$ cat flow/config.mk
export PLATFORM = sky130hd
export DESIGN_NAME = processor_main
export DESIGN_NICKNAME = processor_main
export VERILOG_FILES = /design/flow/design.v
export SDC_FILE = /design/flow/constraint.sdc
export NUM_CORES = 4
export LEC_CHECK = 0
export ABC_AREA = 1
export CAP_MARGIN = 20
export CORE_MARGIN = 2
export CORE_UTILIZATION = 72
export CTS_CLUSTER_SIZE = 98
export SLEW_MARGIN = 20
export TNS_END_PERCENT = 40
$ cat flow/constraint.sdc
create_clock -name core_clock -period 4.78 [get_ports {clk}]
set_input_delay 0.9560 -clock core_clock [delete_from_list [all_inputs] [get_ports {clk}]]
set_output_delay 0.9560 -clock core_clock [all_outputs]
set_load 0.01 [all_outputs]
$ cat flow/design.v
module cla(
		input  [3:0] A, B,
		input  CIN,
		output COUT,
		output [3:0] SUM,
		output [3:0] BAND,
		output [3:0] BXOR
	);
	wire [3:0] P, G; 
	assign P = A ^ B;
	assign G = A & B;
	wire [3:0] CARRY;
	assign CARRY[0] = G[0] | (P[0] & CIN);																															 
	assign CARRY[1] = G[1] | (P[1] & G[0]) | (P[1] & P[0] & CIN);																							 
	assign CARRY[2] = G[2] | (P[2] & G[1]) | (P[2] & P[1] & G[0]) | (P[2] & P[1] & P[0] & CIN);													 
	assign CARRY[3] = G[3] | (P[3] & G[2]) | (P[3] & P[2] & G[1]) | (P[3] & P[2] & P[1] & G[0]) | (P[3] & P[2] & P[1] & P[0] & CIN);  
	assign COUT  = CARRY[3];
	assign SUM = P ^ {CARRY[2:0], CIN};
	assign BXOR = P;
	assign BAND = G;
endmodule 
module cla_add(
		input  [3:0] A, B,
		input  CIN,
		output COUT,
		output [3:0] SUM
	);
	wire [3:0] P, G; 
	assign P = A ^ B;
	assign G = A & B;
	wire [3:0] CARRY;
	assign CARRY[0] = G[0] | (P[0] & CIN);																															 
	assign CARRY[1] = G[1] | (P[1] & G[0]) | (P[1] & P[0] & CIN);																							 
	assign CARRY[2] = G[2] | (P[2] & G[1]) | (P[2] & P[1] & G[0]) | (P[2] & P[1] & P[0] & CIN);													 
	assign CARRY[3] = G[3] | (P[3] & G[2]) | (P[3] & P[2] & G[1]) | (P[3] & P[2] & P[1] & G[0]) | (P[3] & P[2] & P[1] & P[0] & CIN);  
	assign COUT  = CARRY[3];
	assign SUM = P ^ {CARRY[2:0], CIN};
endmodule 
module cla32(
		input [31:0] A, B,
		input CIN,
		output OF,
		output [31:0] SUM, BAND, BXOR
	);
	wire [7:0] COUT;
	cla cla0(.A(A[3:0]  ), .B(B[3:0]), .CIN(CIN),     .COUT(COUT[0]), 
			   .SUM(SUM[3:0]  ), .BAND(BAND[3:0]  ), .BXOR(BXOR[3:0]  ));
	cla cla1(.A(A[7:4]  ), .B(B[7:4]), .CIN(COUT[0]), .COUT(COUT[1]), 
	         .SUM(SUM[7:4]  ), .BAND(BAND[7:4]  ), .BXOR(BXOR[7:4]  ));		
	cla cla2(.A(A[11:8] ), .B(B[11:8]), .CIN(COUT[1]), .COUT(COUT[2]), 
				.SUM(SUM[11:8] ), .BAND(BAND[11:8] ), .BXOR(BXOR[11:8] ));
	cla cla3(.A(A[15:12]), .B(B[15:12]), .CIN(COUT[2]), .COUT(COUT[3]), 
				.SUM(SUM[15:12]), .BAND(BAND[15:12]), .BXOR(BXOR[15:12]));
	cla cla4(.A(A[19:16]), .B(B[19:16]), .CIN(COUT[3]), .COUT(COUT[4]), 
				.SUM(SUM[19:16]), .BAND(BAND[19:16]), .BXOR(BXOR[19:16]));
	cla cla5(.A(A[23:20]), .B(B[23:20]), .CIN(COUT[4]), .COUT(COUT[5]), 
				.SUM(SUM[23:20]), .BAND(BAND[23:20]), .BXOR(BXOR[23:20]));
	cla cla6(.A(A[27:24]), .B(B[27:24]), .CIN(COUT[5]), .COUT(COUT[6]), 
				.SUM(SUM[27:24]), .BAND(BAND[27:24]), .BXOR(BXOR[27:24]));
	cla cla7(.A(A[31:28]), .B(B[31:28]), .CIN(COUT[6]), .COUT(COUT[7]), 
				.SUM(SUM[31:28]), .BAND(BAND[31:28]), .BXOR(BXOR[31:28]));
	assign OF = COUT[7];
endmodule 
module add(
		input [31:0] A, B,
		input CIN,
		output OF,
		output [31:0] SUM
	);
	wire [7:0] COUT;
	cla_add cla0(.A(A[3:0]  ), .B(B[3:0]), .CIN(CIN),     .COUT(COUT[0]), 
			   .SUM(SUM[3:0]  ));
	cla_add cla1(.A(A[7:4]  ), .B(B[7:4]), .CIN(COUT[0]), .COUT(COUT[1]), 
	         .SUM(SUM[7:4]  ));		
	cla_add cla2(.A(A[11:8] ), .B(B[11:8]), .CIN(COUT[1]), .COUT(COUT[2]), 
				.SUM(SUM[11:8] ));
	cla_add cla3(.A(A[15:12]), .B(B[15:12]), .CIN(COUT[2]), .COUT(COUT[3]), 
				.SUM(SUM[15:12]));
	cla_add cla4(.A(A[19:16]), .B(B[19:16]), .CIN(COUT[3]), .COUT(COUT[4]), 
				.SUM(SUM[19:16]));
	cla_add cla5(.A(A[23:20]), .B(B[23:20]), .CIN(COUT[4]), .COUT(COUT[5]), 
				.SUM(SUM[23:20]));
	cla_add cla6(.A(A[27:24]), .B(B[27:24]), .CIN(COUT[5]), .COUT(COUT[6]), 
				.SUM(SUM[27:24]));
	cla_add cla7(.A(A[31:28]), .B(B[31:28]), .CIN(COUT[6]), .COUT(COUT[7]), 
				.SUM(SUM[31:28]));
	assign OF = COUT[7];
endmodule 
`timescale 1ns / 1ps
module alu(
		input  [31:0] A, B,
		input  [3:0]  CTRL,
		input  [3:0]  BRANCHCONDITION,
		output reg [31:0] OUT,
		output reg BRANCHFLAG
	);
	reg  [31:0] A_ALU, B_ALU;
	wire [31:0] SUM, BAND, BXOR;
	reg   CIN;
	cla32 cla32_0(.A(A_ALU),  .B(B_ALU^{32{CIN}}),  .CIN(CIN),  .OF(),  .SUM(SUM),  .BAND(BAND),  .BXOR(BXOR));
	parameter ADD = 4'b0000,  SUB = 4'b0001,  SLL = 4'b0010, 
				 SRL = 4'b0011,  SRA = 4'b0100,  AND = 4'b0101,
				 OR  = 4'b0110,  XOR = 4'b0111,  SLT = 4'b1000, 
				 SLTU = 4'b1001;
	parameter BEQ = 4'b1000, BNE = 4'b1001, BLT = 4'b1100,
				 BGE = 4'b1101, BLTU= 4'b1110, BGEU= 4'b1111,
				 JMP = 4'b1010; 
	always@(*) begin
		case (CTRL)
			ADD: 
				begin 
					CIN <= 1'b0;  
					A_ALU <= A;     
					B_ALU <= B;     
					OUT <= SUM;     
				end
			SUB: 
				begin 
					CIN <= 1'b1;  
					A_ALU <= A;     
					B_ALU <= B;     
					OUT <= SUM;	    
				end
			AND: 
				begin 
					CIN <= 1'b0;  
					A_ALU <= A;     
					B_ALU <= B;	   
					OUT <= BAND;    
				end	
			OR:  
				begin 
					CIN <= 1'b0;  
					A_ALU <= A;     
					B_ALU <= B;     
					OUT <= A|B;     
				end
			XOR: 
				begin 
					CIN <= 1'b0;  
					A_ALU <= A;     
					B_ALU <= B;     
					OUT <= BXOR;    
				end
			SLL: 
				begin 
					CIN <= 1'b0;  
					A_ALU <= A; 
					B_ALU <= B;	
					OUT <= A << B;  
				end
			SRL: 
				begin 
					CIN <= 1'b0;  
					A_ALU <= A; 
					B_ALU <= B; 
					OUT <= A >> B;  
				end
			SRA: 
				begin 
					CIN <= 1'b0;  
					A_ALU <= A; 
					B_ALU <= B; 
					OUT <= $signed(A) >>> B; 
				end
			SLT: 
				begin 
					CIN <= 1'b1;  
					A_ALU <= A;     
					B_ALU <= B;     
					OUT <= {31'b0, SUM[31]}; 
				end
			SLTU:
				begin 
					CIN <= 1'b0;  
					A_ALU <= A; 
					B_ALU <= B; 
					OUT <= (A < B) ? 32'b1 : 32'b0; 
				end
			default:	
				begin	
					A_ALU <= A; 
					B_ALU <= B; 
					CIN	<= 1'b0; 
					OUT <= SUM;
				end
		endcase
		case(BRANCHCONDITION)
			BEQ:
				BRANCHFLAG <= ~|{SUM};
			BNE:
				BRANCHFLAG <= |{SUM};
			BLT:
				BRANCHFLAG <= OUT[0];
			BGE:
				BRANCHFLAG <= ~OUT[0];
			BLTU:
				BRANCHFLAG <= OUT[0];
			BGEU:
				BRANCHFLAG <= ~OUT[0];
			JMP:
				BRANCHFLAG <= 1'b1;
			default:
				BRANCHFLAG <= 1'b0;
		endcase
	end
endmodule 
module alu_ctrl(
		input [1:0] ALUOp,
		input [2:0] FUNC3,
		input FUNC7, IMMFLAG,
		output reg [3:0] ALUCTRL,
		output reg [3:0] BRANCHCONDITION
	);
	parameter ADD = 4'b0000,  SUB = 4'b0001,  SLL = 4'b0010, 
				 SRL = 4'b0011,  SRA = 4'b0100,  AND = 4'b0101,
				 OR  = 4'b0110,  XOR = 4'b0111,  SLT = 4'b1000, 
				 SLTU = 4'b1001;
	always@(*) begin
		if (ALUOp == 2'b10) begin	 
			case (FUNC3)
				3'b000:
					begin
						if (FUNC7 && ~IMMFLAG)
							ALUCTRL <= SUB;
						else
							ALUCTRL <= ADD;
					end
				3'b001:
					ALUCTRL <= SLL;
				3'b010:
					ALUCTRL <= SLT;
				3'b011:
					ALUCTRL <= SLTU;
				3'b100:
					ALUCTRL <= XOR;
				3'b101:
					begin
						if (~FUNC7) 
							ALUCTRL <= SRL;
						else 
							ALUCTRL <= SRA;
					end
				3'b110:
					ALUCTRL <= OR;
				3'b111:
					ALUCTRL <= AND;
				default:
					ALUCTRL <= ADD;
			endcase		
		end else if (ALUOp == 2'b00) begin
			ALUCTRL <= ADD;
		end else if (ALUOp == 2'b01) begin
			case(FUNC3[2:1])
				2'b00:
					ALUCTRL <= SUB;
				2'b10:
					ALUCTRL <= SLT;
				2'b11:
					ALUCTRL <= SLTU;
				default:
					ALUCTRL <= ADD;
			endcase
		end else begin
			ALUCTRL <= ADD;
		end
		if (ALUOp == 2'b01) begin
			BRANCHCONDITION <= {1'b1,FUNC3};
		end else if (ALUOp == 2'b11) begin
			BRANCHCONDITION <= 4'b1010;
		end else begin
			BRANCHCONDITION <= 4'b0000;
		end
	end	
endmodule 
`timescale 1ns / 1ps
module Control_Unit(
    input [31:0] instruction,   
	 input clk,
	 output reg MEMWRITE, ALUSRC, REGWRITE, IMMTOREG, STALLSIG,
	 output reg [1:0] ALUOP, BRANCH, REGWRITESEL
);
    always @(*) begin
        case (instruction[6:0])
            7'b0110011:  
					begin
						ALUSRC       <= 1'b0;
						IMMTOREG     <= 1'b0;
						STALLSIG		 <= 1'b0;
						REGWRITE     <= 1'b1;
						MEMWRITE     <= 1'b0;
						ALUOP        <= 2'b10;
						BRANCH       <= 2'b01;
						REGWRITESEL  <= 2'b00;
					end
            7'b0010011: 
					begin
						ALUSRC       <= 1'b1;
						IMMTOREG     <= 1'b0;
						STALLSIG		 <= 1'b0;
						REGWRITE     <= 1'b1;
						MEMWRITE     <= 1'b0;
						ALUOP        <= 2'b10;
						BRANCH       <= 2'b01;
						REGWRITESEL  <= 2'b00;
					end
            7'b0000011: 
					begin
						ALUSRC       <= 1'b1;
						IMMTOREG     <= 1'b1;
						STALLSIG		 <= 1'b1;
						REGWRITE     <= 1'b1;
						MEMWRITE     <= 1'b0;
						ALUOP        <= 2'b00;
						BRANCH       <= 2'b01;
						REGWRITESEL  <= 2'b01;
					end
            7'b1100111: 
					begin
						ALUSRC       <= 1'b1;
						IMMTOREG     <= 1'b0;
						STALLSIG		 <= 1'b0;
						REGWRITE     <= 1'b1;
						MEMWRITE     <= 1'b0;
						ALUOP        <= 2'b11;
						BRANCH       <= 2'b10;
						REGWRITESEL  <= 2'b10;
					end
            7'b0100011: 
					begin
						ALUSRC       <= 1'b1;
						IMMTOREG     <= 1'b0;
						STALLSIG		 <= 1'b0;
						REGWRITE     <= 1'b0;
						MEMWRITE     <= 1'b1;
						ALUOP        <= 2'b00;
						BRANCH       <= 2'b01;
						REGWRITESEL  <= 2'b00;
					end
            7'b1100011: 
					begin
						ALUSRC       <= 1'b0;
						IMMTOREG     <= 1'b0;
						STALLSIG		 <= 1'b0;
						REGWRITE     <= 1'b0;
						MEMWRITE     <= 1'b0;
						ALUOP        <= 2'b01;
						BRANCH       <= 2'b11;
						REGWRITESEL  <= 2'b00;
					end
            7'b0110111: 
					begin
						ALUSRC       <= 1'b1;
						IMMTOREG     <= 1'b1;
						STALLSIG		 <= 1'b0;
						REGWRITE     <= 1'b1;
						MEMWRITE     <= 1'b0;
						ALUOP        <= 2'b00;		 
						BRANCH       <= 2'b01;
						REGWRITESEL  <= 2'b00;		 
					end
            7'b0010111: 
					begin
						ALUSRC       <= 1'b1;
						IMMTOREG     <= 1'b0;
						STALLSIG		 <= 1'b0;
						REGWRITE     <= 1'b1;
						MEMWRITE     <= 1'b0;
						ALUOP        <= 2'b00;
						BRANCH       <= 2'b01;
						REGWRITESEL  <= 2'b11;
					end
            7'b1101111: 
					begin
						ALUSRC       <= 1'b1;
						IMMTOREG     <= 1'b0;
						STALLSIG		 <= 1'b0;
						REGWRITE     <= 1'b1;
						MEMWRITE     <= 1'b0;
						ALUOP        <= 2'b11;
						BRANCH       <= 2'b11;
						REGWRITESEL  <= 2'b10;
					end
            default: 
					begin
						ALUSRC       <= 1'b1;
						IMMTOREG     <= 1'b0;
						STALLSIG		 <= 1'b0;
						REGWRITE     <= 1'b0;
						MEMWRITE     <= 1'b0;
						ALUOP        <= 2'b00;
						BRANCH       <= 2'b01;
						REGWRITESEL  <= 2'b00;
					end
        endcase
    end
endmodule 
`timescale 1ns / 1ps
module datafwd(
		input [4:0] rs1, rs2, exerd, memrd, 
		input ctrl_alusrc, clk, E_REGWRITE, M_REGWRITE, E_MEMWRITE, M_MEMWRITE,
		output reg [1:0] rs1sel, rs2sel, ddatasel
	);
	always@(posedge clk) begin
		if ((rs1 == exerd) & (E_REGWRITE | E_MEMWRITE) & (rs1 != 5'b0))
			rs1sel <= 2'b01;
		else if ((rs1 == memrd) & (M_REGWRITE | M_MEMWRITE) & (rs1 != 5'b0))
			rs1sel <= 2'b10;
		else
			rs1sel <= 2'b00;
		if (ctrl_alusrc)
			rs2sel <= 2'b11;
		else if ((rs2 == exerd) & (E_REGWRITE | E_MEMWRITE) & (rs2 != 5'b0))
			rs2sel <= 2'b01;
		else if ((rs2 == memrd) & (M_REGWRITE | M_MEMWRITE) & (rs2 != 5'b0))
			rs2sel <= 2'b10;
		else
			rs2sel <= 2'b00;
		if ((rs2 == exerd) & (E_REGWRITE | E_MEMWRITE) & (rs2 != 5'b0))
			ddatasel <= 2'b01;
		else if ((rs2 == memrd) & (M_REGWRITE | M_MEMWRITE) & (rs2 != 5'b0))
			ddatasel <= 2'b10;
		else
			ddatasel <= 2'b00;
	end
endmodule 
`timescale 1ns / 1ps
module immediate_gen(
		input  [31:0] INSTRUCTION,
		output reg [31:0] IMMEDIATE_OUT
	);
	always@(*) begin
		case(INSTRUCTION[6:0])				
			7'b0110111:							 
				begin
					IMMEDIATE_OUT[31:12] <= INSTRUCTION[31:12];
					IMMEDIATE_OUT[11:0]  <= 12'b0;
				end
			7'b0010111:							 
				begin
					IMMEDIATE_OUT[31:11] <= {INSTRUCTION[31], INSTRUCTION[31:12]};
					IMMEDIATE_OUT[10:0]  <= 11'b0;
				end
			7'b1101111:							 
				begin
					IMMEDIATE_OUT[31:19] <= {13{INSTRUCTION[31]}};
					IMMEDIATE_OUT[18:11] <= INSTRUCTION[19:12];
					IMMEDIATE_OUT[10]    <= INSTRUCTION[20];
					IMMEDIATE_OUT[9:0]  <= INSTRUCTION[30:21];
				end
			7'b1100111:							 
				begin
					IMMEDIATE_OUT[31:12] <= {20{INSTRUCTION[31]}};
					IMMEDIATE_OUT[11:0]  <= INSTRUCTION[31:20];
				end
			7'b0010011:							 
				begin
					if ((INSTRUCTION[14:12] == 3'b001)|(INSTRUCTION[14:12] == 3'b101)) begin
						IMMEDIATE_OUT[31:5]  <= 27'b0;
						IMMEDIATE_OUT[4:0]   <= INSTRUCTION[24:20];
					end else begin
						IMMEDIATE_OUT[31:12] <= {20{INSTRUCTION[31]}};
						IMMEDIATE_OUT[11:0]  <= INSTRUCTION[31:20];
					end						
				end
			7'b0100011:		 
				begin
					IMMEDIATE_OUT[31:12] <= {20{INSTRUCTION[31]}};
					IMMEDIATE_OUT[11:5]  <= INSTRUCTION[31:25];
					IMMEDIATE_OUT[4:0]   <= INSTRUCTION[11:7];
				end
			7'b0000011:		 
				begin
					IMMEDIATE_OUT[31:12] <= {20{INSTRUCTION[31]}};
					IMMEDIATE_OUT[11:0]  <= INSTRUCTION[31:20];
				end
			7'b1100011:		 
				begin
					IMMEDIATE_OUT[31:12] <= {20{INSTRUCTION[31]}};
					IMMEDIATE_OUT[11]    <= INSTRUCTION[31];
					IMMEDIATE_OUT[10]    <= INSTRUCTION[7];
					IMMEDIATE_OUT[9:4]  <= INSTRUCTION[30:25];
					IMMEDIATE_OUT[3:0]   <= INSTRUCTION[11:8];
				end
			default:
				IMMEDIATE_OUT[31:0] <= 32'b0;
		endcase
	end
endmodule 
`timescale 1ns / 1ps
module Register_File(
    input [4:0] Read_reg01,  
    input [4:0] Read_reg02,  
    input [4:0] Write_reg,    
    input [31:0] Write_data,  
    output reg [31:0] Read_data01,
    output reg [31:0] Read_data02,
    input write_signal ,
    input clk
   );
    reg [31:0] registers [31:0]; 
    always @(*) begin
        Read_data01    = registers[Read_reg01];
        Read_data02    = registers[Read_reg02];
    end
    always @(negedge clk) begin
		registers[0] <= 32'b0;
        if (write_signal) begin
				if (Write_reg != 5'b0) 
					registers[Write_reg] <= Write_data;
        end
    end  
endmodule
`timescale 1ns / 1ps
module processor_main(
		input  clk, reset_n,                       
		input  [31:0] dmem_datain, 
		input  [31:0] imem_data,                   
		output [31:0] dmem_addr, dmem_dataout, PC,
		output dmem_rw, io_rw
   );
	reg [31:0] PFD_PC, PDE_PC, PEM_PC, PMW_PC, PFD_INST, PDE_IMM, PDE_RS1, PDE_RS2, PEM_RS2, PEM_PCADDIMM, PMW_PCADDIMM, PEM_ALUOUT, 
				  PEM_CALOUT, PMW_CALOUT, PMW_DOUT;				  
	reg [2:0] PDE_F3;
	reg PDE_F7, PDE_CTRL_MEMWRITE, PEM_CTRL_MEMWRITE, PDE_CTRL_REGWRITE, PEM_CTRL_REGWRITE, PMW_CTRL_REGWRITE, PDE_CTRL_ALUSRC, 
		 PDE_CRTL_IMMTOREG, PEM_BRANCHFLAG, PFD_TAKENFLAG, PDE_TAKENFLAG, PEM_TAKENFLAG;
	reg [1:0] PDE_CTRL_ALUOP, PDE_CTRL_BRANCH, PDE_CTRL_REGWRITESEL, PEM_CTRL_BRANCH, PEM_CTRL_REGWRITESEL, PMW_CTRL_REGWRITESEL;
	reg [4:0] PDE_RDA, PEM_RDA, PMW_RDA;
	wire STALL, PFD_FLUSH, PDE_FLUSH, TAKENFLAG;
	assign PC = PFD_PC;
	wire ALU_BRANCHFLAG, ALU_BRANCHFLAG_int;	
	assign ALU_BRANCHFLAG = (PEM_PC == 32'b0) ? 1'b0 : ALU_BRANCHFLAG_int;
   wire [31:0] next_instruction, PCADD4;     
   wire [31:0] inst;                 
	wire [31:0] data_rs1;
	wire [31:0] data_rs2, ALU_OUT, PCADDIMM;
	wire [31:0] REALBRANCH;
	assign REALBRANCH = ({(PDE_CTRL_BRANCH[1] & ALU_BRANCHFLAG), PDE_CTRL_BRANCH[0]} == 2'b00) ? PDE_PC :
							  ({(PDE_CTRL_BRANCH[1] & ALU_BRANCHFLAG), PDE_CTRL_BRANCH[0]} == 2'b01) ? PDE_PC :
							  ({(PDE_CTRL_BRANCH[1] & ALU_BRANCHFLAG), PDE_CTRL_BRANCH[0]} == 2'b10) ? ALU_OUT : PCADDIMM;
	add pcadd4(.A(PFD_PC), .B(32'd4), .CIN(1'b0), .OF(), .SUM(PCADD4));
	wire [31:0] NEXTPREDICTED;
	assign NEXTPREDICTED = PCADD4;	 
	assign TAKENFLAG = 1'b0;  
	assign next_instruction = (ALU_BRANCHFLAG ^ PDE_TAKENFLAG) ? REALBRANCH : NEXTPREDICTED;
	assign PFD_FLUSH = ALU_BRANCHFLAG ^ PDE_TAKENFLAG;
	assign PDE_FLUSH = ALU_BRANCHFLAG ^ PDE_TAKENFLAG;
   assign inst = imem_data;
	wire CTRL_MEMWRITE, CTRL_ALUSRC, CTRL_REGWRITE, CRTL_IMMTOREG;
	wire [1:0] CTRL_ALUOP, CTRL_BRANCH, CTRL_REGWRITESEL;
	Control_Unit cu(
		.instruction(PFD_INST),
		.clk(clk),
		.MEMWRITE(CTRL_MEMWRITE), 
		.ALUSRC(CTRL_ALUSRC), 
		.REGWRITE(CTRL_REGWRITE), 
		.IMMTOREG(CRTL_IMMTOREG),
		.STALLSIG(),
		.ALUOP(CTRL_ALUOP), 
		.BRANCH(CTRL_BRANCH), 
		.REGWRITESEL(CTRL_REGWRITESEL)
	);
	wire [31:0] REGWRITE_DATA;
	Register_File register(
		.Read_reg01(PFD_INST[19:15]),
		.Read_reg02(PFD_INST[24:20]),
		.Write_reg(PMW_RDA),
		.Write_data(REGWRITE_DATA),
		.Read_data01(data_rs1),
		.Read_data02(data_rs2),
		.write_signal(PMW_CTRL_REGWRITE),
		.clk(clk)
	);
	wire [31:0] IMM_EXT;  
	immediate_gen immgen(
		.INSTRUCTION(PFD_INST),
		.IMMEDIATE_OUT(IMM_EXT)		
	); 
	wire [3:0] ALU_OPCMD;
	wire [3:0] ALU_BRANCHCMD;
	wire [1:0] rs1sel, rs2sel, ddatasel;
	alu_ctrl aluctrl(
		.ALUOp(PDE_CTRL_ALUOP),
		.FUNC3(PDE_F3),
		.FUNC7(PDE_F7),
		.IMMFLAG(&{rs2sel}),  
		.ALUCTRL(ALU_OPCMD),
		.BRANCHCONDITION(ALU_BRANCHCMD)
	);
	datafwd fwd(
		.rs1(PFD_INST[19:15]), 
		.rs2(PFD_INST[24:20]), 
		.exerd(PDE_RDA), 
		.memrd(PEM_RDA), 
		.ctrl_alusrc(CTRL_ALUSRC),  
		.clk(clk),
		.E_REGWRITE(PDE_CTRL_REGWRITE), 
		.M_REGWRITE(PEM_CTRL_REGWRITE),
		.E_MEMWRITE(PDE_CTRL_MEMWRITE),
		.M_MEMWRITE(PEM_CTRL_MEMWRITE),
		.rs1sel(rs1sel), 
		.rs2sel(rs2sel),
		.ddatasel(ddatasel)
	);	
	wire [31:0] B_RS2_IMM;
	reg [31:0] ALU_A, ALU_B, E_RS2;
	always@(*) begin
		case (rs1sel)
			2'b00:
				ALU_A <= PDE_RS1;
			2'b01:
				ALU_A <= PEM_CALOUT;
			2'b10:
				ALU_A <= REGWRITE_DATA;
			2'b11:
				ALU_A <= PDE_RS1;
			default:
				ALU_A <= PDE_RS1;
		endcase
		case (rs2sel)
			2'b00:
				ALU_B <= PDE_RS2;
			2'b01:
				ALU_B <= PEM_CALOUT;
			2'b10:
				ALU_B <= REGWRITE_DATA;
			2'b11:
				ALU_B <= PDE_IMM;
			default:
				ALU_B <= PDE_RS2;
		endcase
		case (ddatasel)
			2'b00:
				E_RS2 <= PDE_RS2;
			2'b01:
				E_RS2 <= PEM_CALOUT;
			2'b10:
				E_RS2 <= REGWRITE_DATA;
			2'b11:
				E_RS2 <= PDE_RS2;
			default:
				E_RS2 <= PDE_RS2;
		endcase
	end
	alu alu(
		.A(ALU_A), 
		.B(ALU_B),
		.CTRL(ALU_OPCMD),
		.BRANCHCONDITION(ALU_BRANCHCMD),
		.OUT(ALU_OUT),
		.BRANCHFLAG(ALU_BRANCHFLAG_int)
	);
	wire [31:0] PCADDIMM_int;	
	add pcaddimm0(.A(PDE_PC), .B(PDE_IMM << 1), .CIN(1'b0), .OF(), .SUM(PCADDIMM_int));
	add pcaddimm1(.A(PCADDIMM_int), .B(~(32'd4)), .CIN(1'b1), .OF(), .SUM(PCADDIMM));
	wire [31:0] CAL_OUT;
	assign CAL_OUT = (PDE_CRTL_IMMTOREG == 1'b0) ? ALU_OUT : PDE_IMM;
	wire [31:0] DMEM_OUT;
	wire IOSEL;
	assign dmem_addr    = PEM_ALUOUT;
	assign dmem_dataout = PEM_RS2;
	assign DMEM_OUT     = dmem_datain;
	assign IOSEL = &{PEM_ALUOUT[31:2]};
	assign dmem_rw      = PEM_CTRL_MEMWRITE & ~IOSEL;
	assign io_rw        = PEM_CTRL_MEMWRITE & IOSEL;
	assign STALL = 1'b0;    
	assign REGWRITE_DATA = (PMW_CTRL_REGWRITESEL == 2'b00) ? PMW_CALOUT :
								  (PMW_CTRL_REGWRITESEL == 2'b01) ? PMW_DOUT : 
								  (PMW_CTRL_REGWRITESEL == 2'b10) ? PMW_PC : PMW_PCADDIMM;
	reg NEGEDGESTALL;
	always@(posedge clk or negedge reset_n) begin	
		if (~reset_n) begin
			PFD_PC   <= 32'b0;
			PFD_INST <= 32'b0;
			PFD_TAKENFLAG <= 1'b0;	
		end else	if (~STALL) begin
			if (PFD_FLUSH) begin
				PFD_PC   <= next_instruction;
				PFD_INST <= 32'b0;
				PFD_TAKENFLAG <= 1'b0;	
			end else begin
				PFD_PC   <= next_instruction;
				PFD_INST <= inst;
				PFD_TAKENFLAG <= TAKENFLAG;
			end
		end
	end
	always@(posedge clk or negedge reset_n) begin
		if (~reset_n) begin
			PDE_PC   <= 32'b0;
			PDE_F7   <= 1'b0;
			PDE_F3   <= 3'b0;
			PDE_IMM  <= 32'b0;
			PDE_RDA  <= 5'b0;
			PDE_RS1  <= 32'b0;
			PDE_RS2  <= 32'b0;
			PDE_TAKENFLAG		<= 1'b0;
			PDE_CTRL_REGWRITE <= 1'b0; 
			PDE_CTRL_MEMWRITE <= 1'b0; 
			PDE_CRTL_IMMTOREG <= 1'b0;			 
			PDE_CTRL_ALUOP    <= 1'b0;
			PDE_CTRL_BRANCH   <= 2'b01;
			PDE_CTRL_REGWRITESEL <= 2'b0;
		end else if (~STALL) begin
			if (PDE_FLUSH) begin
				PDE_PC   <= 32'b0;
				PDE_F7   <= 1'b0;
				PDE_F3   <= 3'b0;
				PDE_IMM  <= 32'b0;
				PDE_RDA  <= 5'b0;
				PDE_RS1  <= 32'b0;
				PDE_RS2  <= 32'b0;				
				PDE_TAKENFLAG		<= 1'b0;
				PDE_CTRL_REGWRITE <= 1'b0; 
				PDE_CTRL_MEMWRITE <= 1'b0; 
				PDE_CRTL_IMMTOREG <= 1'b0;			 
				PDE_CTRL_ALUOP    <= 1'b0;
				PDE_CTRL_BRANCH   <= 2'b01;
				PDE_CTRL_REGWRITESEL <= 2'b0;
			end else begin
				PDE_PC  <= PFD_PC;
				PDE_F7  <= PFD_INST[30];
				PDE_F3  <= PFD_INST[14:12];
				PDE_IMM <= IMM_EXT;
				PDE_RDA <= PFD_INST[11:7];
				PDE_RS1 <= data_rs1;
				PDE_RS2 <= data_rs2;
				PDE_TAKENFLAG <= PFD_TAKENFLAG;
				PDE_CTRL_REGWRITE <= CTRL_REGWRITE; 
				PDE_CTRL_MEMWRITE <= CTRL_MEMWRITE; 
				PDE_CRTL_IMMTOREG <= CRTL_IMMTOREG;			 
				PDE_CTRL_ALUOP    <= CTRL_ALUOP;				 
				PDE_CTRL_BRANCH   <= CTRL_BRANCH;	
				PDE_CTRL_REGWRITESEL <= CTRL_REGWRITESEL;
			end
		end
	end
	always@(posedge clk or negedge reset_n) begin
		if (~reset_n) begin
			PEM_PC      <= 32'b0;
			PEM_PCADDIMM <= 32'b0;
			PEM_RDA		<= 5'b0;
			PEM_ALUOUT  <= 32'b0;
			PEM_BRANCHFLAG <= 1'b0;
			PEM_RS2		<= 32'b0;
			PEM_CALOUT	<= 32'b0;
			PEM_TAKENFLAG <= 1'b0;
			PEM_CTRL_REGWRITE <= 1'b0;
			PEM_CTRL_MEMWRITE <= 1'b0;
			PEM_CTRL_BRANCH	<= 2'b01;
			PEM_CTRL_REGWRITESEL <= 2'b0;
		end else if (~STALL) begin
			PEM_PC      <= PDE_PC;
			PEM_PCADDIMM <= PCADDIMM;
			PEM_RDA		<= PDE_RDA;
			PEM_ALUOUT  <= ALU_OUT;
			PEM_BRANCHFLAG <= ALU_BRANCHFLAG;
			PEM_RS2		<= E_RS2;
			PEM_CALOUT	<= CAL_OUT;
			PEM_TAKENFLAG <= PDE_TAKENFLAG;
			PEM_CTRL_REGWRITE <= PDE_CTRL_REGWRITE;
			PEM_CTRL_MEMWRITE <= PDE_CTRL_MEMWRITE;
			PEM_CTRL_BRANCH	<= PDE_CTRL_BRANCH;
			PEM_CTRL_REGWRITESEL <= PDE_CTRL_REGWRITESEL;
		end
	end
	always@(posedge clk or negedge reset_n) begin
		if (~reset_n) begin
			PMW_PC       <= 32'b0;
			PMW_PCADDIMM <= 32'b0;
			PMW_RDA      <= 5'b0;
			PMW_CALOUT   <= 32'b0;
			PMW_DOUT     <= 32'b0;
			PMW_CTRL_REGWRITE <= 1'b0;
			PMW_CTRL_REGWRITESEL <= 2'b0;
		end else if (~STALL) begin
			PMW_PC       <= PEM_PC;
			PMW_PCADDIMM <= PEM_PCADDIMM;
			PMW_RDA      <= PEM_RDA;
			PMW_CALOUT   <= PEM_CALOUT;
			PMW_DOUT     <= DMEM_OUT;
			PMW_CTRL_REGWRITE <= PEM_CTRL_REGWRITE;
			PMW_CTRL_REGWRITESEL <= PEM_CTRL_REGWRITESEL;
		end		
	end								  
endmodule 
$ cat flow/run.sh
#!/bin/bash
# the make line also repeats each setting of config.mk as NAME=value (left out here)
make -C /OpenROAD-flow-scripts/flow DESIGN_CONFIG=/design/flow/config.mk WORK_HOME=/design/flow/orfs CLKGATE_MAP_FILE= finish
==> reports/results.ini, run 1 <==
[outcome]
outcome=aborted with a tool error
stop_stage=global routing
error=[ERROR GRT-0116] Global routing finished with congestion. Check the congestion regions in the DRC Viewer.

[logic_synthesis]
yosysTopAreaCellShare_pct=37.4
yosys-stat-area_um2=79600
synth_dominant_cell_count=nand2_1
synth.avg_cell_area_um2=9.08
numSynthFlops=1545
synthFlopType=edfxtp_1
netlist_instances=8765
ys_sh_simple_pct=15.2
synthArstFlopShare_pct=33.3
top_cells_by_count=nand2_1, a21oi_1, edfxtp_1
ys_types=67
ys_sh_adder_pct=2.63
ys_sh_xor_pct=1.05
mux_area_share_pct=0
synth_area_um2=79600
edf_count=992
logic_family=AND-OR/OR-AND gates
synthAoiAreaFrac_pct=20.3
yosys.area.top_type=edfxtp_1
yosysSeqAreaShare_pct=54.6
ys_cells=8765
area_leaders=edfxtp_1, dfrtp_1, nand2_1, a21oi_1, o21ai_0
yosys_warnings=7

[global_routing]
grt_usage_pct=95.6
overflow=2873

[cts]
cts_hold_buffers=0
cts-root-buf=clkbuf_16
numCtsBuffers=156
cts.sinks=1545
htreeDepth=4
clockBufferDepth=3

[place]
io_buffers=163
gp_congestion=1.17
dp_slack_ps=-2180
hpwlAfterDp_um=214000

[floorplan]
ios=164
fp_util_pct=72.8
chipWidth_um=336
core-area_um2=109000
design.die.area_um2=113000
num_rows=121
die_h_um=336

## what timing repair did
item / in CTS
endpoints found under the setup margin: 594
pin swaps: 32
buffers inserted: 12
resized: 92
cloned: 8
## per-stage QoR
| stage | hold slack, ps | cells | setup TNS (ps) | cell area (um^2) |
|---|---|---|---|---|
| after CTS | 334 | 12100 | -469310 | 99200 |
| after floorplan | 331 | 8796 | -409070 | 80000 |
| after detailed placement | 335 | 10800 | -469360 | 89100 |
| after global placement | 332 | 10800 | -415800 | 89100 |
## layer usage
metal,global-route usage (%),overflow
met2,103,1379
met5,79.2,63
met1,93.0,218
met3,89.6,345
met4,98.4,868
==> inputs of run 2 (changes only) <==
Settings changed: ABC_AREA 1 to not set, CORE_UTILIZATION 72 to 46, CTS_CLUSTER_DIAMETER set to 26, CTS_CLUSTER_SIZE 98 to not set, GPL_ROUTABILITY_DRIVEN set to 0, GPL_TIMING_DRIVEN set to 1, MAX_ROUTING_LAYER set to met4, PLACE_DENSITY set to 0.95, TNS_END_PERCENT 40 to not set.
Clock period 4.78 ns to 9.67 ns, I/O delays scaled along.
==> run 2 against run 1 <==
  * The run again fails in global routing
  * Die area rose by 52%
  * Area after synthesis decreased by 2.1%
  * Synthesized cell count decreased by 42%
==> reports/results.ini, run 2 <==
[cts]
post_cts_buffers=0  ; was 12
htreeDepth=5  ; was 4
cts_hold_buffers=0  ; unchanged
cts.sinks=1545  ; unchanged
numCtsBuffers=311  ; was 156
cts-root-buf=clkbuf_16  ; unchanged
clockBufferDepth=4  ; was 3

[floorplan]
design.die.area_um2=173000  ; was 113000 um^2
core-area_um2=169000  ; was 109000 um^2
num_rows=151  ; was 121
die_h_um=415  ; was 336 um
chipWidth_um=415  ; was 336 um
fp_util_pct=46.2  ; was 72.8%
ios=164  ; unchanged

[logic_synthesis]
synthArstFlopShare_pct=33.3  ; unchanged
top_cells_by_count=edfxtp_1, mux4_2, dfrtp_1  ; was nand2_1, a21oi_1, edfxtp_1
area_leaders=edfxtp_1, mux4_2, dfrtp_1, mux2i_1, ha_1  ; was edfxtp_1, dfrtp_1, nand2_1, a21oi_1, o21ai_0
synthFlopType=edfxtp_1  ; unchanged
yosysTopAreaCellShare_pct=38.2  ; was 37.4%
logic_family=multiplexers  ; was AND-OR/OR-AND gates
yosys-stat-area_um2=77900  ; was 79600 um^2
mux_area_share_pct=23.8  ; was 0%
synth_area_um2=77900  ; was 79600 um^2
yosys_warnings=7  ; unchanged
ys_sh_xor_pct=1.46  ; was 1.05%
ys_cells=5120  ; was 8765
ys_types=103  ; was 67
yosysSeqAreaShare_pct=55.8  ; was 54.6%
ys_sh_simple_pct=6.14  ; was 15.2%
synthAoiAreaFrac_pct=7.61  ; was 20.3%
synth.avg_cell_area_um2=15.2  ; was 9.08 um^2
ys_sh_adder_pct=2.68  ; was 2.63%
yosys.area.top_type=edfxtp_1  ; unchanged
synth_dominant_cell_count=edfxtp_1  ; was nand2_1
edf_count=992  ; unchanged
numSynthFlops=1545  ; unchanged
netlist_instances=5120  ; was 8765

[place]
placed_area_um2=82400  ; was 89100 um^2
io_buffers=163  ; unchanged
hpwlAfterDp_um=187000  ; was 214000 um

[global_routing]
grt_usage_pct=52.0
overflow=13

[outcome]
outcome=aborted with a tool error  ; unchanged
stop_stage=global routing  ; unchanged
error=[ERROR GRT-0116] Global routing finished with congestion. Check the congestion regions in the DRC Viewer.  ; unchanged

[run 2: repair_timing]
item                                   CTS
setup endpoints to repair               76
resized                                  1
endpoints found under the hold margin    0
[run 2: through the flow]
| stage | hold WS [ps] | worst slack (ps) | std cells |
|---|---|---|---|
| floorplan | 331 | 490 | 5151 |
| detailed placement | 335 | 661 | 7316 |
| global placement | 334 | 1030 | 7315 |
| CTS | 357 | 28.4 | 8893 |
[run 2: routing by layer]
layer	GRT usage, %	GRT overflow
met5	-	-
met4	46.8	4
met3	46.3	4
met2	63.4	5
met1	47.8	0
==> inputs of run 3 (changes only) <==
Settings changed: CAP_MARGIN 20 to 5, CORE_ASPECT_RATIO set to 1.16, CORE_UTILIZATION 46 to 72, CTS_CLUSTER_DIAMETER 26 to 97, CTS_CLUSTER_SIZE set to 12, GPL_ROUTABILITY_DRIVEN 0 to not set, GPL_TIMING_DRIVEN 1 to not set, MAX_ROUTING_LAYER met4 to not set, PLACE_DENSITY 0.95 to 0.64, SETUP_SLACK_MARGIN set to 1.84, TNS_END_PERCENT set to 95.
Clock period 9.67 ns to 14.4 ns, I/O delays scaled along.
==> run 3 against run 2 <==
  * The run again fails in global routing
  * Synthesized cell count unchanged
  * Area after synthesis unchanged
  * Die area down 36%
==> reports/results.ini, run 3 <==
[floorplan]
chipWidth_um=309  ; was 415 um
die_h_um=358  ; was 415 um
design.die.area_um2=111000  ; was 173000 um^2
ios=164  ; unchanged
core-area_um2=107000  ; was 169000 um^2
fp_util_pct=72.8  ; was 46.2%
num_rows=129  ; was 151

[logic_synthesis]
synthArstFlopShare_pct=33.3  ; unchanged
mux_area_share_pct=23.8  ; unchanged
area_leaders=edfxtp_1, mux4_2, dfrtp_1, mux2i_1, ha_1  ; unchanged
synth_area_um2=77900  ; unchanged
ys_sh_simple_pct=6.14  ; unchanged
ys_types=103  ; unchanged
ys_sh_adder_pct=2.68  ; unchanged
synthAoiAreaFrac_pct=7.61  ; unchanged
netlist_instances=5120  ; unchanged
yosys-stat-area_um2=77900  ; unchanged
numSynthFlops=1545  ; unchanged
ys_sh_xor_pct=1.46  ; unchanged
yosysTopAreaCellShare_pct=38.2  ; unchanged
yosysSeqAreaShare_pct=55.8  ; unchanged
synthFlopType=edfxtp_1  ; unchanged
logic_family=multiplexers  ; unchanged
yosys_warnings=7  ; unchanged
edf_count=992  ; unchanged
synth_dominant_cell_count=edfxtp_1  ; unchanged
synth.avg_cell_area_um2=15.2  ; unchanged
ys_cells=5120  ; unchanged
yosys.area.top_type=edfxtp_1  ; unchanged
top_cells_by_count=edfxtp_1, mux4_2, dfrtp_1  ; unchanged

[cts]
htreeDepth=4  ; was 5
clockBufferDepth=3  ; was 4
numCtsBuffers=147  ; was 311
cts-root-buf=clkbuf_16  ; unchanged
ctsResizeCount=0  ; was 1
post_cts_buffers=0  ; unchanged
cts_hold_buffers=0  ; unchanged
cts.sinks=1545  ; unchanged

[place]
placedCellCount=6570  ; was 7316
io_buffers=163  ; unchanged
hpwlAfterDp_um=229000  ; was 187000 um
gp_congestion=1.15
placed_area_um2=81600  ; was 82400 um^2

[outcome]
error=[ERROR GRT-0116] Global routing finished with congestion. Check the congestion regions in the DRC Viewer.  ; unchanged
outcome=aborted with a tool error  ; unchanged
stop_stage=global routing  ; unchanged

[global_routing]
grt_usage_pct=81.6
overflow=264

run 3: layer usage:
layer,track usage (%),overflow
met5,51.8,4
met2,93.3,119
met1,81.9,22
met3,71.7,30
met4,78.7,89
run 3: through the flow:
| stage | hold WS [ps] | worst slack (ps) |
|---|---|---|
| 2_1_floorplan | 331 | 2860 |
| 3_3_place_gp | 332 | 4120 |
| 3_5_place_dp | 339 | 3820 |
| 4_1_cts | 350 | 3570 |
==> inputs of run 4 (changes only) <==
Settings changed: ABC_AREA set to 1, CAP_MARGIN 5 to 20, CORE_ASPECT_RATIO 1.16 to 0.5, CTS_CLUSTER_DIAMETER 97 to 270, CTS_CLUSTER_SIZE 12 to 95, PLACE_DENSITY 0.64 to 0.4, SETUP_SLACK_MARGIN 1.84 to 0.55, TNS_END_PERCENT 95 to not set.
Clock period 14.4 ns to 5.74 ns, I/O delays scaled along.
==> run 4 against run 3 <==
  * The flow again stops in global routing
  * Area after synthesis increased by 2.2%
  * Synthesized cell count increased by 71%
  * Die area increased by 2.3%
==> reports/results.ini, run 4 <==
[logic_synthesis]
yosysSeqAreaShare_pct=54.6  ; was 55.8%
ys_cells=8765  ; was 5120
top_cells_by_count=nand2_1, a21oi_1, edfxtp_1  ; was edfxtp_1, mux4_2, dfrtp_1
synth.avg_cell_area_um2=9.08  ; was 15.2 um^2
numSynthFlops=1545  ; unchanged
netlist_instances=8765  ; was 5120
synth_dominant_cell_count=nand2_1  ; was edfxtp_1
area_leaders=edfxtp_1, dfrtp_1, nand2_1, a21oi_1, o21ai_0  ; was edfxtp_1, mux4_2, dfrtp_1, mux2i_1, ha_1
synth_area_um2=79600  ; was 77900 um^2
ys_sh_xor_pct=1.05  ; was 1.46%
synthAoiAreaFrac_pct=20.3  ; was 7.61%
yosys_warnings=7  ; unchanged
ys_types=67  ; was 103
mux_area_share_pct=0  ; was 23.8%
yosysTopAreaCellShare_pct=37.4  ; was 38.2%
synthArstFlopShare_pct=33.3  ; unchanged
yosys-stat-area_um2=79600  ; was 77900 um^2
synthFlopType=edfxtp_1  ; unchanged
logic_family=AND-OR/OR-AND gates  ; was multiplexers
yosys.area.top_type=edfxtp_1  ; unchanged
ys_sh_simple_pct=15.2  ; was 6.14%
ys_sh_adder_pct=2.63  ; was 2.68%
edf_count=992  ; unchanged

[outcome]
stop_stage=global routing  ; unchanged
outcome=aborted with a tool error  ; unchanged
error=[ERROR GRT-0232] Routing congestion too high. Check the congestion heatmap in the GUI.  ; was [ERROR GRT-0116] Global routing finished with congestion. Check the congestion regions in the DRC Viewer.

[place]
gp_congestion=1.11  ; was 1.15
io_buffers=163  ; unchanged
dp_slack_ps=-967  ; was 3820 ps
hpwlAfterDp_um=202000  ; was 229000 um

[floorplan]
fp_util_pct=72.5  ; was 72.8%
core-area_um2=110000  ; was 107000 um^2
design.die.area_um2=113000  ; was 111000 um^2
ios=164  ; unchanged
die_h_um=239  ; was 358 um
chipWidth_um=474  ; was 309 um
num_rows=86  ; was 129

[cts]
cts.sinks=1545  ; unchanged
cts-root-buf=clkbuf_16  ; unchanged
clockBufferDepth=3  ; unchanged
htreeDepth=1  ; was 4
numCtsBuffers=20  ; was 147

[global_routing]
overflow=499
grt_usage_pct=82.5

==> run 4: metal layers <==
metal	track usage, %	overflow
met1	86.3	87
met2	92.2	182
met3	74.1	93
met4	71.9	133
met5	56.6	4
==> run 4: through the flow <==
| step | utilization, % | instance area (um^2) | cells |
|---|---|---|---|
| after floorplan | - | 80000 | 8796 |
| after global placement | 78.3 | 86000 | 10400 |
| after detailed placement | 78.3 | 86000 | 10400 |
| after CTS | 83.5 | 91700 | 11500 |
==> run 4: repair_timing <==
| action | CTS |
|---|---|
| pin swaps | 16 |
| gates resized | 156 |
| hold buffers | 0 |
| setup endpoints to repair | 450 |
| setup buffers | 19 |
| cloned | 14 |
==> inputs of run 5 (changes only) <==
Settings changed: ABC_AREA 1 to not set, CORE_ASPECT_RATIO 0.5 to not set, CORE_UTILIZATION 72 to 65, CTS_CLUSTER_DIAMETER 270 to not set, CTS_CLUSTER_SIZE 95 to not set, PLACE_DENSITY 0.4 to not set, SETUP_SLACK_MARGIN 0.55 to not set.
Clock period 5.74 ns to 6.68 ns, I/O delays scaled along.
==> run 5 against run 4 <==
  * Area after synthesis shrank 2.1%
  * Synthesized cell count shrank 42%
  * Die area grew 8.1%
  * The run again fails in global routing
==> reports/results.ini, run 5 <==
[outcome]
outcome=aborted with a tool error  ; unchanged
stop_stage=global routing  ; unchanged

[place]
gp_congestion=1.10  ; was 1.11
dp_slack_ps=-639  ; was -967 ps
io_buffers=163  ; unchanged
hpwlAfterDp_um=216000  ; was 202000 um

[logic_synthesis]
top_cells_by_count=edfxtp_1, mux4_2, dfrtp_1  ; was nand2_1, a21oi_1, edfxtp_1
synthAoiAreaFrac_pct=7.61  ; was 20.3%
synth_dominant_cell_count=edfxtp_1  ; was nand2_1
area_leaders=edfxtp_1, mux4_2, dfrtp_1, mux2i_1, ha_1  ; was edfxtp_1, dfrtp_1, nand2_1, a21oi_1, o21ai_0
ys_cells=5120  ; was 8765
yosysSeqAreaShare_pct=55.8  ; was 54.6%
yosys_warnings=7  ; unchanged
netlist_instances=5120  ; was 8765
synth_area_um2=77900  ; was 79600 um^2
edf_count=992  ; unchanged
ys_sh_simple_pct=6.14  ; was 15.2%
numSynthFlops=1545  ; unchanged
logic_family=multiplexers  ; was AND-OR/OR-AND gates
yosysTopAreaCellShare_pct=38.2  ; was 37.4%
ys_sh_xor_pct=1.46  ; was 1.05%
synthArstFlopShare_pct=33.3  ; unchanged
mux_area_share_pct=23.8  ; was 0%
yosys.area.top_type=edfxtp_1  ; unchanged
ys_types=103  ; was 67
synth.avg_cell_area_um2=15.2  ; was 9.08 um^2
ys_sh_adder_pct=2.68  ; was 2.63%
synthFlopType=edfxtp_1  ; unchanged
yosys-stat-area_um2=77900  ; was 79600 um^2

[floorplan]
core-area_um2=119000  ; was 110000 um^2
ios=164  ; unchanged
fp_util_pct=65.3  ; was 72.5%
chipWidth_um=350  ; was 474 um
design.die.area_um2=123000  ; was 113000 um^2
die_h_um=350  ; was 239 um
num_rows=127  ; was 86

[cts]
cts.sinks=1545  ; unchanged
numCtsBuffers=159  ; was 20
cts_hold_buffers=0  ; unchanged
clockBufferDepth=3  ; unchanged
htreeDepth=4  ; was 1
cts-root-buf=clkbuf_16  ; unchanged

==> run 5: stage by stage <==
step / power, mW / instances / cell area (um^2) / TNS (ps) / util [%]
4_1_cts: 29.2 / 8405 / 95100 / -93970 / 79.7
3_5_place_dp: 17.0 / 7054 / 84900 / -113400 / 71.2
3_3_place_gp: 16.8 / 7054 / 84900 / -75000 / 71.2
2_1_floorplan: 14.6 / 5151 / 78300 / -34180 / -
==> run 5: repair_timing <==
item,in CTS
buffers inserted,29
gates cloned,10
pin swaps,37
resized,106
endpoints found under the setup margin,212
==> inputs of run 6 (changes only) <==
Settings changed: CORE_UTILIZATION 65 to 48.
Clock period 6.68 ns to 5.76 ns, I/O delays scaled along.
==> run 6 against run 5 <==
  * Now fails the layout checks on negative setup slack
  * Area after synthesis did not move
  * Die area increased by 35%
  * Synthesized cell count is the same
==> reports/results.ini, run 6 <==
[logic_synthesis]
synthArstFlopShare_pct=33.3  ; unchanged
yosys_warnings=7  ; unchanged
yosysTopAreaCellShare_pct=38.2  ; unchanged
yosysSeqAreaShare_pct=55.8  ; unchanged
synth.avg_cell_area_um2=15.2  ; unchanged
numSynthFlops=1545  ; unchanged
synthFlopType=edfxtp_1  ; unchanged
ys_sh_simple_pct=6.14  ; unchanged
yosys-stat-area_um2=77900  ; unchanged
logic_family=multiplexers  ; unchanged
yosys.area.top_type=edfxtp_1  ; unchanged
netlist_instances=5120  ; unchanged
synthAoiAreaFrac_pct=7.61  ; unchanged
synth_dominant_cell_count=edfxtp_1  ; unchanged
top_cells_by_count=edfxtp_1, mux4_2, dfrtp_1  ; unchanged
ys_sh_xor_pct=1.46  ; unchanged
mux_area_share_pct=23.8  ; unchanged
ys_cells=5120  ; unchanged
edf_count=992  ; unchanged
area_leaders=edfxtp_1, mux4_2, dfrtp_1, mux2i_1, ha_1  ; unchanged
synth_area_um2=77900  ; unchanged
ys_types=103  ; unchanged
ys_sh_adder_pct=2.68  ; unchanged

[setup_path]
timing.rr.end=PDE_CTRL_BRANCH[0]
path_class=reg -> reg
critPathSlowestCell=or4b_4
critical_path_depth=35
r2r_start=PDE_F3[1]
cpPeakStageDelay_ps=550
cp_max_fo=6
crit_buf_inv=10
cp_data_arrival_time_ps=8080
worst_setup_path_end_kind=register
r2r_slack_ps=-1550
crit_start=PDE_F3[1]
cp_data_required_time_ps=6530
cp-endpoint=PDE_CTRL_BRANCH[0]
cp_top_family=simple AND/OR/NAND/NOR gates
cp-start-kind=register
rr_worst_depth=35

[power_and_ir_drop]
irDropWorstVdd_v=0.000362
clkPwrFrac_pct=42.1
swShare_pct=32.2
power_density_nw_per_um2=334
p_sw_mw=10.7
internal_power_mw=22.6
seq_power_share_pct=40.0
top_power_group=the clock network
p_comb_mw=5.95
pg_seq_mw=13.3
combPwrFrac_pct=17.8
power_clock_mw=14.0
p_leak_nw=41.5

[cts]
clockBufferDepth=3  ; unchanged
cts.sinks=1545  ; unchanged
htreeDepth=4  ; unchanged
clk-insertion-delay-late_ps=850
clk_pin_slew_worst_paths_ps=60
cts_hold_buffers=0  ; unchanged
tritoncts=built
numCtsBuffers=169  ; was 159
cts-root-buf=clkbuf_16  ; unchanged

[place]
placedCellCount=7960  ; was 7054
hpwlAfterDp_um=222000  ; was 216000 um
io_buffers=163  ; unchanged
gp_congestion=1.06  ; was 1.10

[final_timing]
finClkSkew_ps=80.7
fin_ws_ps=-1550
fmax_mhz=137
hold_viol_final=0
finalClockPeriodUsage_pct=127
period_needed_ps=7310
slew_headroom_pct=26.1
setup_viol=213
worstMarginPinSlew_ps=1110
rsz0062_at_grt=true
worst_hold_slack_ps=330
drv_slew=0

[layout]
area_delta_synth_final_pct=28.3
final_cell_count_no_fill=9368
final_nets=7282
n_fill_cell=12400
final_core_util_pct=62.1

[floorplan]
core-area_um2=161000  ; was 119000 um^2
ios=164  ; unchanged
chipWidth_um=407  ; was 350 um
fp_util_pct=48.4  ; was 65.3%
num_rows=147  ; was 127
die_h_um=407  ; was 350 um
design.die.area_um2=166000  ; was 123000 um^2

[outcome]
violations=negative setup slack
outcome=failed layout checks  ; was aborted with a tool error

[drt]
wire_per_inst_um=33.9
dr.pass1.iters=10
detail-route-antenna-nets=0
vias_per_cell=6.32
drt_iter0_drc=7831
drcViolationCount=0
vias=59200
wl_um=317000

[global_routing]
first_global_vias=60600
globalRouteMet3Util_pct=9.04
grt_first_pass_wirelength_um=438000
grtUsageMet1_pct=48.9
grt_busiest_layer=met2
grt_use_met2_pct=60.0
grt_max_degree=136
antenna_found_initial=13
grt_usage_pct=38.4
overflow=0

[job]
openroad.warnings=1068
drv_cap=0

[hold_path]
holdCritPathClass=in -> async

[run 6: what timing repair did]
item | in CTS | in global routing
setup endpoints to repair | 227 | 225
buffers inserted | 24 | 25
resized | 68 | 98
hold endpoints to repair | 0 | 0
cloned | 4 | 13
pin swaps | 43 | 38
[run 6: layout make-up]
| class | instances | area [um^2] | share of cell area [%] |
|---|---|---|---|
| Clock buffer | 192 | 4470 | 4.47 |
| Multi-Input combinational cell | 3147 | 33700 | 33.8 |
| Sequential cell | 1545 | 43500 | 43.5 |
| Antenna cell | 10 | 25.0 | 0.0250 |
| Inverter | 97 | 365 | 0.366 |
| Tap cell | 2160 | 2700 | 2.70 |
| Clock inverter | 1143 | 5140 | 5.14 |
| Timing Repair Buffer | 1074 | 10000 | 10.0 |
[run 6: stage by stage]
| stage | total power, mW | cell area [um^2] | TNS, ps | setup WS, ps |
|---|---|---|---|---|
| floorplan | 16.9 | 78400 | -233880 | -1220 |
| global placement | 20.2 | 88800 | -409460 | -2030 |
| detailed placement | 20.2 | 88800 | -439340 | -2160 |
| CTS | 33.4 | 99000 | -295510 | -1540 |
| global route | 34.7 | 99900 | -340420 | -1750 |
| finish | 33.3 | 99900 | -296280 | -1550 |
[run 6: per-layer routing]
layer	vias to the layer above	wire length, um
li1	24400	-
met1	30400	120000
met2	3575	150000
met3	778	27900
met4	8	20100
met5	-	51
==> inputs of run 7 (changes only) <==
Settings changed: CORE_ASPECT_RATIO set to 1.16, CORE_UTILIZATION 48 to 22, CTS_CLUSTER_SIZE set to 12, PLACE_DENSITY set to 0.57, TNS_END_PERCENT set to 95.
Clock period 5.76 ns to 12.9 ns, I/O delays scaled along.
==> run 7 against run 6 <==
  * Critical path depth shrank 11
  * Now clean on timing, DRC and antenna
  * Wire length up 2.8%
  * Clock power is 56% lower
  * Die area increased by 120%
  * Clock skew is essentially flat
  * Core utilization down 35 points
  * Design area decreased by 4.4%
  * First-iteration DRC count shrank 22%
  * Non-clock buffer count fell by 714
==> reports/results.ini, run 7 <==
[final_timing]
worstMarginPinSlew_ps=1170  ; was 1110 ps
drv_slew=0  ; unchanged
rsz0062_at_grt=false  ; was true
final.setup.tns_ps=0  ; was -296280 ps
slew_headroom_pct=22.0  ; was 26.1%
period_needed_ps=10160  ; was 7310 ps
fmax_mhz=98.4  ; was 137 MHz
hold_viol_final=0  ; unchanged
worst_hold_slack_ps=346  ; was 330 ps
finClkSkew_ps=80.9  ; was 80.7 ps
setup_viol=0  ; was 213
finalClockPeriodUsage_pct=78.8  ; was 127%

[logic_synthesis]
top_cells_by_count=edfxtp_1, mux4_2, dfrtp_1  ; unchanged
synth.avg_cell_area_um2=15.2  ; unchanged
yosys-stat-area_um2=77900  ; unchanged
yosys_warnings=7  ; unchanged
synthAoiAreaFrac_pct=7.61  ; unchanged
numSynthFlops=1545  ; unchanged
ys_types=103  ; unchanged
netlist_instances=5120  ; unchanged
yosysTopAreaCellShare_pct=38.2  ; unchanged
edf_count=992  ; unchanged
ys_sh_xor_pct=1.46  ; unchanged
ys_sh_adder_pct=2.68  ; unchanged
yosysSeqAreaShare_pct=55.8  ; unchanged
area_leaders=edfxtp_1, mux4_2, dfrtp_1, mux2i_1, ha_1  ; unchanged
synth_area_um2=77900  ; unchanged
ys_cells=5120  ; unchanged
synthFlopType=edfxtp_1  ; unchanged
synthArstFlopShare_pct=33.3  ; unchanged
yosys.area.top_type=edfxtp_1  ; unchanged
mux_area_share_pct=23.8  ; unchanged
synth_dominant_cell_count=edfxtp_1  ; unchanged
ys_sh_simple_pct=6.14  ; unchanged
logic_family=multiplexers  ; unchanged

[power_and_ir_drop]
p_comb_mw=2.29  ; was 5.95 mW
seq_power_share_pct=41.3  ; was 40.0%
irDropWorstVdd_v=0.0000975  ; was 0.000362 V
clkPwrFrac_pct=42.8  ; was 42.1%
power_clock_mw=6.21  ; was 14.0 mW
p_leak_nw=37.3  ; was 41.5 nW
combPwrFrac_pct=15.8  ; was 17.8%
swShare_pct=32.6  ; was 32.2%
internal_power_mw=9.77  ; was 22.6 mW
pg_seq_mw=5.99  ; was 13.3 mW
p_sw_mw=4.72  ; was 10.7 mW
top_power_group=the clock network  ; unchanged
power_density_nw_per_um2=152  ; was 334 nW/um^2

[drt]
vias_per_cell=5.02  ; was 6.32
drcViolationCount=0  ; unchanged
dr.pass1.iters=9  ; was 10
wire_per_inst_um=29.2  ; was 33.9 um
wl_um=326000  ; was 317000 um
drt_iter0_drc=6113  ; was 7831
vias=56100  ; was 59.2k
detail-route-antenna-nets=0  ; unchanged

[layout]
final_cell_count_no_fill=11200  ; was 9368
final_core_util_pct=27.1  ; was 62.1%
n_fill_cell=36200  ; was 12.4k
logic_area_um2=33000  ; was 33700 um^2
area_delta_synth_final_pct=22.7  ; was 28.3%
regArea_um2=43500  ; about the same
final_nets=6573  ; was 7282
finish.instance_area_um2=95500  ; was 99900 um^2

[setup_path]
crit_buf_inv=5  ; was 10
critical_path_depth=24  ; was 35
path_cells=buf_4, mux2i_1, mux2i_2, buf_4, mux4_2, inv_2, xnor2_1, ha_1, a21oi_1, o22ai_1, a32o_1, a221oi_1, nand3_1, fa_1, xor2_1, or4b_2, nor4_1, o2111ai_1, a2111oi_0, nand4_1, a41oi_4, buf_12, buf_12, nor2_1
cp_data_arrival_time_ps=10850  ; was 8080 ps
r2r_slack_ps=2740  ; was -1550 ps
critPathSlowestCell=a221oi_1  ; was or4b_4
cp_top_family=AND-OR/OR-AND gates  ; was simple AND/OR/NAND/NOR gates
cp_max_fo=143  ; was 6
worst_setup_path_end_kind=register  ; unchanged
r2r_start=PMW_CTRL_REGWRITESEL[0]  ; was PDE_F3[1]
path_class=reg -> reg  ; unchanged
rr_worst_depth=24  ; was 35
cp_data_required_time_ps=13590  ; was 6530 ps
cp-endpoint=PDE_RS2[1]  ; was PDE_CTRL_BRANCH[0]
timing.rr.end=PDE_RS2[1]  ; was PDE_CTRL_BRANCH[0]
cpPeakStageDelay_ps=840  ; was 550 ps
crit_start=PMW_CTRL_REGWRITESEL[0]  ; was PDE_F3[1]
cp-start-kind=register  ; unchanged

[place]
placed_area_um2=85800  ; was 88800 um^2
placedCellCount=9768  ; was 7960
io_buffers=163  ; unchanged
gp_congestion=0.993  ; was 1.06
hpwlAfterDp_um=223000  ; was 222000 um

[cts]
cts-root-buf=clkbuf_16  ; unchanged
tritoncts=built  ; unchanged
numCtsBuffers=174  ; was 169
cts_hold_buffers=0  ; unchanged
clk-insertion-delay-late_ps=890  ; was 850 ps
clockBufferDepth=4  ; was 3
clk_pin_slew_worst_paths_ps=70  ; was 60 ps
cts.sinks=1545  ; unchanged
htreeDepth=4  ; unchanged
post_cts_buffers=0  ; was 24
ctsResizeCount=0  ; was 68

[hold_path]
hold_start=PEM_PCADDIMM[23]
holdCritPathClass=reg -> reg  ; was in -> async
hold_end=PMW_PCADDIMM[23]
whs_path_depth=0

[floorplan]
die_h_um=645  ; was 407 um
fp_util_pct=22.1  ; was 48.4%
design.die.area_um2=359000  ; was 166000 um^2
core-area_um2=353000  ; was 161000 um^2
chipWidth_um=556  ; was 407 um
num_rows=235  ; was 147
ios=164  ; unchanged

[global_routing]
grt_max_degree=147  ; was 136
overflow=0  ; unchanged
first_global_vias=58700  ; was 60.6k
antenna_found_initial=46  ; was 13
grt_first_pass_wirelength_um=447000  ; was 438000 um
grt_usage_pct=17.7  ; was 38.4%

[job]
drv_cap=0  ; unchanged
openroad.warnings=1074  ; was 1068

[outcome]
outcome=no timing/DRC/antenna violations  ; was failed layout checks

[run 7: final cells by class]
class | count | share of cell area [%]
Sequential cell | 1545 | 45.5
Multi-Input combinational cell | 3147 | 34.6
Tap cell | 4621 | 6.05
Clock inverter | 1115 | 4.92
Clock buffer | 207 | 4.91
Timing Repair Buffer | 360 | 3.41
Inverter | 97 | 0.381
Antenna cell | 90 | 0.236
[run 7: routing by layer]
| layer | routed length (um) | GRT usage, % | vias to the layer above |
|---|---|---|---|
| li1 | - | - | 23100 |
| met1 | 118000 | 20.2 | 29200 |
| met2 | 155000 | 28.6 | 2999 |
| met3 | 24200 | 3.68 | 861 |
| met4 | 28500 | 14.4 | 10 |
| met5 | 65 | 0 | - |
[run 7: through the flow]
stage	power, mW	setup WS (ps)
6_report	14.5	2740
5_1_grt	15.2	2190
4_1_cts	14.6	2940
3_5_place_dp	8.77	2970
3_3_place_gp	8.75	3160
2_1_floorplan	7.54	2110
==> inputs of run 8 (changes only) <==
Settings changed: CORE_ASPECT_RATIO 1.16 to not set, CORE_UTILIZATION 22 to 65, CTS_CLUSTER_SIZE 12 to 42, PLACE_DENSITY 0.57 to not set, TNS_END_PERCENT 95 to not set.
Clock period 12.9 ns to 7.07 ns, I/O delays scaled along.
==> run 8 against run 7 <==
  * The flow now stops in global routing
  * Synthesized cell count unchanged
  * Die area fell by 66%
  * Area after synthesis did not move
==> reports/results.ini, run 8 <==
[floorplan]
core-area_um2=119000  ; was 353000 um^2
design.die.area_um2=123000  ; was 359000 um^2
die_h_um=350  ; was 645 um
fp_util_pct=65.3  ; was 22.1%
num_rows=127  ; was 235
ios=164  ; unchanged
chipWidth_um=350  ; was 556 um

[logic_synthesis]
mux_area_share_pct=23.8  ; unchanged
synth_area_um2=77900  ; unchanged
ys_sh_adder_pct=2.68  ; unchanged
synthFlopType=edfxtp_1  ; unchanged
edf_count=992  ; unchanged
top_cells_by_count=edfxtp_1, mux4_2, dfrtp_1  ; unchanged
netlist_instances=5120  ; unchanged
ys_sh_simple_pct=6.14  ; unchanged
yosys.area.top_type=edfxtp_1  ; unchanged
logic_family=multiplexers  ; unchanged
synth_dominant_cell_count=edfxtp_1  ; unchanged
area_leaders=edfxtp_1, mux4_2, dfrtp_1, mux2i_1, ha_1  ; unchanged
yosys_warnings=7  ; unchanged
numSynthFlops=1545  ; unchanged
yosys-stat-area_um2=77900  ; unchanged
yosysTopAreaCellShare_pct=38.2  ; unchanged
synth.avg_cell_area_um2=15.2  ; unchanged
synthArstFlopShare_pct=33.3  ; unchanged
synthAoiAreaFrac_pct=7.61  ; unchanged
ys_types=103  ; unchanged
ys_cells=5120  ; unchanged
yosysSeqAreaShare_pct=55.8  ; unchanged
ys_sh_xor_pct=1.46  ; unchanged

[outcome]
stop_stage=global routing
outcome=aborted with a tool error  ; was no timing/DRC/antenna violations

[cts]
htreeDepth=4  ; unchanged
numCtsBuffers=159  ; was 174
cts.sinks=1545  ; unchanged
cts-root-buf=clkbuf_16  ; unchanged
clockBufferDepth=3  ; was 4
cts_hold_buffers=0  ; unchanged

[place]
dp_slack_ps=-616  ; was 2970 ps
gp_congestion=1.12  ; was 0.993
placedCellCount=7026  ; was 9768
io_buffers=163  ; unchanged
placed_area_um2=84400  ; was 85800 um^2
hpwlAfterDp_um=214000  ; was 223000 um

-- run 8: timing repair --
| item | 4_1_cts |
|---|---|
| buffers inserted | 26 |
| gates cloned | 4 |
| endpoints found under the setup margin | 212 |
| gates resized | 98 |
| pin swaps | 41 |
No activity file was given, so power comes from the tool's default toggle rates.
